== raven ==
// labyrinth_car
module labyrinth_car
(
	input  		 clk	,
	input  		 rst	,	 
	input  		 echoR,
	input  		 echoL,
	input  		 echoM,
	output 		 trigR,	 
	output 		 trigL,
	output 		 trigM,
	output 		 Tx	,
	output [3:0] motors_PWM,
	output 		 led,
	output 		 buzzer
);
clock: 4.35 ns
lec_check: 0
cap_margin: 20
cell_pad_in_sites_detail_placement: 0
core_margin: 4
core_utilization: 68
cts_cluster_size: 26
gpl_routability_driven: 1
min_routing_layer: met1
setup_slack_margin: -0.4
slew_margin: 10
run.sh (not shown) runs the stock make flow with config.mk's settings and CLKGATE_MAP_FILE=.
From the logs: raven reached the end of the flow and failed the layout checks with negative setup slack.
> inputs changed (raven -> sierra)
- CORE_UTILIZATION changed from 68 to 23
- CORE_ASPECT_RATIO newly set to 1.57
- CELL_PAD_IN_SITES_DETAIL_PLACEMENT changed from 0 to 1
- GPL_TIMING_DRIVEN newly set to 0
- MIN_ROUTING_LAYER changed from met1 to met2
- PLACE_DENSITY_LB_ADDON newly set to 0.14
- the clock period (ns, I/O delays scaled along) changed from 4.35 to 5.43
--- outcome ---
- sierra completed every stage of the flow, and the final layout passed the timing, design-rule and antenna checks.
- Diff raven -> sierra: floorplan die area higher, via count of the first global-routing pass rose by 64%, number of cells after detailed placement went up 812, routed wire length has increased, die outline width has increased.
- Going from raven to sierra, sequential power shrank by more than 10%.
- Changes observed in sierra relative to raven: cell area reported after detailed placement increased 3.7%, post-layout instance area increased by 3.8% relative to the old numbers, final cell count now larger.
Edits applied to the flow inputs when going from sierra to violet:
- GPL_TIMING_DRIVEN no longer set, was 0
- PLACE_DENSITY_LB_ADDON now 0.04, was 0.14
- CORE_ASPECT_RATIO no longer set, was 1.57
- MIN_ROUTING_LAYER now met1, was met2
Results
violet went all the way through the flow, and no timing, DRC or antenna check failed. sierra → violet: maximum ir drop on the vdd rail up 0.000033 V, routed length on met3 down about 90%, total length of routed wires down about 14%, combinational power down about 16%. Relative to sierra, violet improves global-route wire length before repair. In the flow results for violet and sierra, the count of clock-buffer cells in the layout is larger on violet. Against sierra, violet reports a tapcell count that is lower.
Modified inputs, xenon compared to violet
- CORE_UTILIZATION now 72, was 23
- CELL_PAD_IN_SITES_DETAIL_PLACEMENT now 0, was 1
- PLACE_DENSITY_LB_ADDON now 0.13, was 0.04
- SETUP_SLACK_MARGIN now 1.23, was -0.4
- CTS_CLUSTER_DIAMETER now 38, previously not set
- CORE_MARGIN now 2, was 4
- ABC_AREA now 1, previously not set
- the clock period (ns, I/O delays scaled along) now 4.07, was 5.43
==> comparison <==
- violet ran to completion and came out clean on the timing, design-rule and antenna checks.
- xenon: complete, dirty (negative setup slack)
- Looking at total standard cell area after synthesis, xenon sits about 0.7% higher than violet does.
- The wire length of the first global-routing pass of xenon was superior to that of violet.
- Number of cells on the critical path: higher on violet
- When the final numbers for violet and xenon were put side by side, the worst setup slack turned out to be smaller in xenon.
- Fraction of power consumed by sequential logic ends up lower on xenon.
- Of violet and xenon, violet shows the lower share of total power in the clock network, with xenon above it.
Here is what was changed in the inputs of quartz compared with xenon.
- CTS_CLUSTER_SIZE no longer set, was 26
- ABC_AREA no longer set, was 1
- CELL_PAD_IN_SITES_DETAIL_PLACEMENT no longer set, was 0
- CORE_UTILIZATION now 70, was 72
- SETUP_SLACK_MARGIN no longer set, was 1.23
- SLEW_MARGIN now 20, was 10
- MIN_ROUTING_LAYER no longer set, was met1
- GPL_ROUTABILITY_DRIVEN no longer set, was 1
- CTS_CLUSTER_DIAMETER no longer set, was 38
- PLACE_DENSITY_LB_ADDON no longer set, was 0.13
- the clock period (ns, I/O delays scaled along) now 5.16, was 4.07
--- outcome ---
Where synthesized area is concerned, xenon is outperformed by quartz. Comparing quartz and xenon, the higher final standard cell utilization of the core was measured on xenon. quartz vs. xenon: buffer and inverter count on the worst path went down by 2. Compare quartz and xenon | die size lower: xenon. quartz finished all stages; the layout is clean. Compared with xenon, in quartz non-clock buffer count has decreased, achievable clock frequency has increased, synthesized cell count has decreased.
The inputs of garnet differ from those of quartz as listed below.
- putting CTS_CLUSTER_SIZE at 95 where nothing was set
- swapping 70 for 72 in CORE_UTILIZATION
- putting ABC_AREA at 1 where nothing was set
- swapping 5.16 for 3.25 in the clock period (ns, I/O delays scaled along)
### Flow results
quartz | status: complete | timing, DRC, antenna: pass
To summarise garnet: no stage aborted, but the layout did not pass its checks, failing on negative setup slack.
Summary of garnet over quartz: share of the core filled by cells before placement rose 2.3 points; final wirelength increased 6900 um; multi-input gate area in the final layout now smaller; logic share of the area went down 4.9 points.
Going from quartz to garnet, the final clock period utilization by the worst path was found to have gone up by 39 points.
More vias were needed by garnet than by quartz.
garnet vs quartz on data arrival time of the critical path: garnet is the lower one.
Taking quartz over garnet, the summed area of non-filler cells in the final layout ratio works out to 0.938.
No activity file was given, so power comes from the tool's default toggle rates.
